Design uart_top, start of the top module:
module uart_top #(
    parameter   OPERAND_WIDTH = 512,
    parameter   ADDER_WIDTH   = 128,
    parameter   NBYTES        = OPERAND_WIDTH / 8,  
    parameter   CLK_FREQ      = 125_000_000,
    parameter   BAUD_RATE     = 7_812_500    
  )  
  (
    input   wire   iClk, iRst,
    input   wire   iRx,
    output  wire   oTx
  );
Size: ~13000 cells after synthesis, about 4 I/O pins, roughly 120000 um2 of cells after synthesis.
Settings: LEC_CHECK=0, CAP_MARGIN=0, CORE_ASPECT_RATIO=1.38, CORE_MARGIN=2, CORE_UTILIZATION=72, CTS_CLUSTER_DIAMETER=71, CTS_CLUSTER_SIZE=11, HOLD_SLACK_MARGIN=0.3, PLACE_DENSITY=0.41, SLEW_MARGIN=25, TNS_END_PERCENT=5; clock period 2.33 ns.
run.sh (not shown) runs the stock make flow with config.mk's settings and CLKGATE_MAP_FILE=.
The starting point completed, yet does not pass: setup timing.
==> next run, changes <==
Settings changed: CAP_MARGIN 0 to 20, CORE_ASPECT_RATIO 1.38 to default, CORE_UTILIZATION 72 to 46, CTS_CLUSTER_DIAMETER 71 to default, CTS_CLUSTER_SIZE 11 to default, HOLD_SLACK_MARGIN 0.3 to default, PLACE_DENSITY 0.41 to default, SLEW_MARGIN 25 to 20, TNS_END_PERCENT 5 to default.
Clock period 2.33 ns to 4.2 ns, I/O delays scaled along.
Effect: Now the flow finished with timing, DRC and antenna clean. Worst hold slack degrades by 33 ps. Utilization fell by 31 points. Cell area shrinks by 2.2%. Setup slack gains 1500 ps. Sequential share of layout area rises by 1.0 points. Combinational power is lower by 53%. Global-route usage came out lower by 14 points. Clock power came out lower by 34%. Via count fell by 6.1%. Wire length climbs by 1.2%. Fmax is lower by 9.1%.
==> next run, changes <==
Settings changed: CORE_UTILIZATION 46 to 66.
Clock period 4.2 ns to 6.94 ns, I/O delays scaled along.
- The changed run passed the timing, DRC and antenna checks
- routed wire length went down by about 6%
- register-to-register slack gets better by 2500 ps
- global-route usage went up by 8.5 points
==> next run, changes <==
Settings changed: CORE_UTILIZATION 66 to 70, SETUP_SLACK_MARGIN from default to 0.89.
Clock period 6.94 ns to 3.55 ns, I/O delays scaled along.
The changed run produced a layout that fails on setup timing.
Die size shrinks by a few percent.
Sequential cell count is unchanged.
Via count grows by a few percent.
Cell count grows slightly.
Worst setup slack loses 2700 ps.
Clock skew is about the same.
Routed wire length grows by a few percent.


Setup of job 5245:
uart_top again, from the RTL that the note above started with.
Design uart_top, start of the top module:
module uart_top #(
    parameter   OPERAND_WIDTH = 512,
    parameter   ADDER_WIDTH   = 128,
    parameter   NBYTES        = OPERAND_WIDTH / 8,  
    parameter   CLK_FREQ      = 125_000_000,
    parameter   BAUD_RATE     = 7_812_500    
  )  
  (
    input   wire   iClk, iRst,
    input   wire   iRx,
    output  wire   oTx
  );
  reg [NBYTES*8-1:0] rBuffer1, rBuffer2;
  wire [(NBYTES)*8:0] wBuffer3;
  reg [(NBYTES+1)*8-1:0] rBufferRes;
  localparam s_IDLE         = 3'b000;
  localparam s_WAIT_RX1     = 3'b001;
  localparam s_WAIT_RX2     = 3'b010;
  localparam s_ADDITION     = 3'b011;
  localparam s_TX           = 3'b100;
  localparam s_WAIT_TX      = 3'b101;
  localparam s_DONE         = 3'b110;
  localparam s_WAIT_ADD_SUB = 3'b111;
  reg [2:0]   rFSM;  
  reg         rTxStart;
  reg [7:0]   rTxByte;
  wire        wTxBusy;
  wire        wTxDone;
  wire [7:0] wRxByte;
  wire wRxDone;
  uart_tx #(  .CLK_FREQ(CLK_FREQ), .BAUD_RATE(BAUD_RATE) )
  UART_TX_INST
    (.iClk(iClk),
     .iRst(iRst),
     .iTxStart(rTxStart),
     .iTxByte(rTxByte),
     .oTxSerial(oTx),
     .oTxBusy(wTxBusy),
     .oTxDone(wTxDone)
     );
  uart_rx #( .CLK_FREQ(CLK_FREQ), .BAUD_RATE(BAUD_RATE) )
  UART_RX_INST
  (.iClk(iClk),
   .iRst(iRst),
   .iRxSerial(iRx),
   .oRxByte(wRxByte),
   .oRxDone(wRxDone)
   );
   reg r_StartAdd;
   wire w_DoneAdd;
   mp_adder #( .OPERAND_WIDTH(OPERAND_WIDTH), .ADDER_WIDTH(ADDER_WIDTH) ) MP_ADDER_INST
   (.iClk(iClk),
    .iRst(iRst),
    .iStart(r_StartAdd),
    .iCommand(r_add_sub[0]),
    .iOpA(rBuffer1),
    .iOpB(rBuffer2),
    .oRes(wBuffer3),
    .oDone(w_DoneAdd)
   );
   reg [7:0] r_add_sub;
  reg [$clog2(NBYTES):0] rCnt_Current;
  always @(posedge iClk)
  begin
  if (iRst == 1 ) 
    begin
      rFSM <= s_IDLE;
      rTxStart <= 0;
      rCnt_Current <= 0;
      rTxByte <= 0;
      rBuffer1 <= 0;
      rBuffer2 <= 0;
      rBufferRes <= 0;
    end 
  else 
    begin
      case (rFSM)
        s_IDLE :
          begin
            rFSM <= s_WAIT_ADD_SUB;
          end
        s_WAIT_ADD_SUB :
          begin
            if (wRxDone==1)
                begin
                    r_add_sub <= wRxByte;
  ...
make LEC_CHECK=0 CAP_MARGIN=0 CORE_MARGIN=2 CORE_UTILIZATION=72 CTS_CLUSTER_DIAMETER=71 CTS_CLUSTER_SIZE=11 HOLD_SLACK_MARGIN=0.3 PLACE_DENSITY=0.41 SLEW_MARGIN=20 TNS_END_PERCENT=5 finish   # period 2.33 ns
[job 5245] flow finished | final checks: failed | reasons: setup timing
Relative to job 5245, the following input files were edited for job 7378:
Settings: CTS_CLUSTER_DIAMETER: 71 -> 395; SETUP_SLACK_MARGIN: unset -> 0.53.
Results
For period utilization, job 5245 and job 7378 come out practically identical.
Wire length reported by the detailed router down about 0.7% in job 7378 wrt job 5245
Comparing job 7378 and job 5245, the higher data-path buffer share of cell area in the final layout is on job 7378.
In terms of number of non-filler instances in the completed layout, job 5245 and job 7378 differ only marginally.
Largest fanout of any net on the critical path: job 7378 higher than job 5245
[flow] job 7378 | stages: complete | final checks: fail | reason: antenna rules, setup timing
Changes observed in job 7378 relative to job 5245: worst setup slack comparable, number of non-clock buffers decreased 3.6%.
Diff job 5245 -> job 7378 | total power | decrease of about 0.4%
[inputs] job 4369 vs job 7378
Settings: CAP_MARGIN changed from 0 to 20; PLACE_DENSITY removed (was 0.41); CTS_CLUSTER_DIAMETER removed (was 395); CORE_UTILIZATION changed from 72 to 40; SETUP_SLACK_MARGIN removed (was 0.53); HOLD_SLACK_MARGIN removed (was 0.3); TNS_END_PERCENT removed (was 5); CTS_CLUSTER_SIZE removed (was 11); the clock period (ns, I/O delays scaled along) changed from 2.33 to 4.2.
Notes after the runs:
Job 4369 finished every step from synthesis to the final layout, and the layout passed the timing, DRC and antenna checks.
Job 4369 consumes less power than job 7378 does.
Job 4369 vs job 7378: worst setup slack up in job 4369
Detailed route, job 4369 vs job 7378: via total lower for job 4369
Cmp job 4369 and job 7378 / combinational cell area excluding buffers and inverters / higher: job 7378
Setup changes, job 4369 to job 1034
Settings: SETUP_SLACK_MARGIN: unset -> 0.78; CORE_UTILIZATION: 40 -> 72; the clock period (ns, I/O delays scaled along): 4.2 -> 3.31.
[summary]
- Job 1034 reports its critical path launch point as MP_ADDER_INST.regB_Q[72]$_SDFF_PP0_ while job 4369 reports MP_ADDER_INST.regB_Q[16]$_SDFF_PP0_.
- Of job 4369 and job 1034, just one finished clean: job 4369.
- [job 1034] flow finished | final checks: failed | reasons: setup timing
- Against job 4369, job 1034 comes in 21 points higher on met1 track utilization from global routing.
- The power spent charging and discharging nets of job 1034 was inferior to that of job 4369.
- Going from job 4369 to job 1034, fraction of area in clock buffers and inverters has decreased; number of global-route vias before repair has increased; internal power component has increased.
- Job 1034 vs job 4369 — power share of the sequential group rose 0.5 points.
- Side by side, worst setup slack turned out lower in job 1034 than in job 4369.
- Sort job 4369 and job 1034 by critical path arrival, descending, and job 4369 comes first.
Inputs modified between job 1034 and job 2104:
Settings: setting TNS_END_PERCENT to 5 for the first time; removing SETUP_SLACK_MARGIN (formerly 0.78); setting CTS_CLUSTER_DIAMETER to 117 for the first time; changing the clock period (ns, I/O delays scaled along) from 3.31 to 2.33.
Results
Part of the total power dissipated in combinational logic was lower in job 1034 than in job 2104. [job 2104] flow finished | final checks: failed | reasons: setup timing. Job 2104 vs job 1034: global-route usage up. Per the comparison of job 2104 with job 1034, global placer's final weighted congestion up about 3%, clock power share decreased 0.4 points, first-pass GRT wire length now sits higher. Looking at register-to-register slack, job 2104 sits 0.93 ns lower than job 1034 does.
Input changes introduced in job 1032 (baseline for comparison: job 2104):
Settings: an added SETUP_SLACK_MARGIN of -0.27; a deleted TNS_END_PERCENT that had been 5; a deleted CTS_CLUSTER_DIAMETER that had been 117; a change of the clock period (ns, I/O delays scaled along) from 2.33 to 3.0.
### Flow results
Layout checks on job 1032: not met. Flow itself completed; violations: setup timing. Job 1032 against job 2104: final sequential cell count essentially unchanged; worst setup slack now sits higher; relative area change from synthesis to final layout moved down; flop share of the area increased 1.4 points; count of plain and timing-repair buffers in the layout went down by about 35%. On job 1032: power per unit of standard cell area is about 20% lower than what job 2104 gave. Comparing worst-margin pin slew for job 1032 and job 2104, the smaller number came from job 2104.
Power and IR drop assume default switching activity.
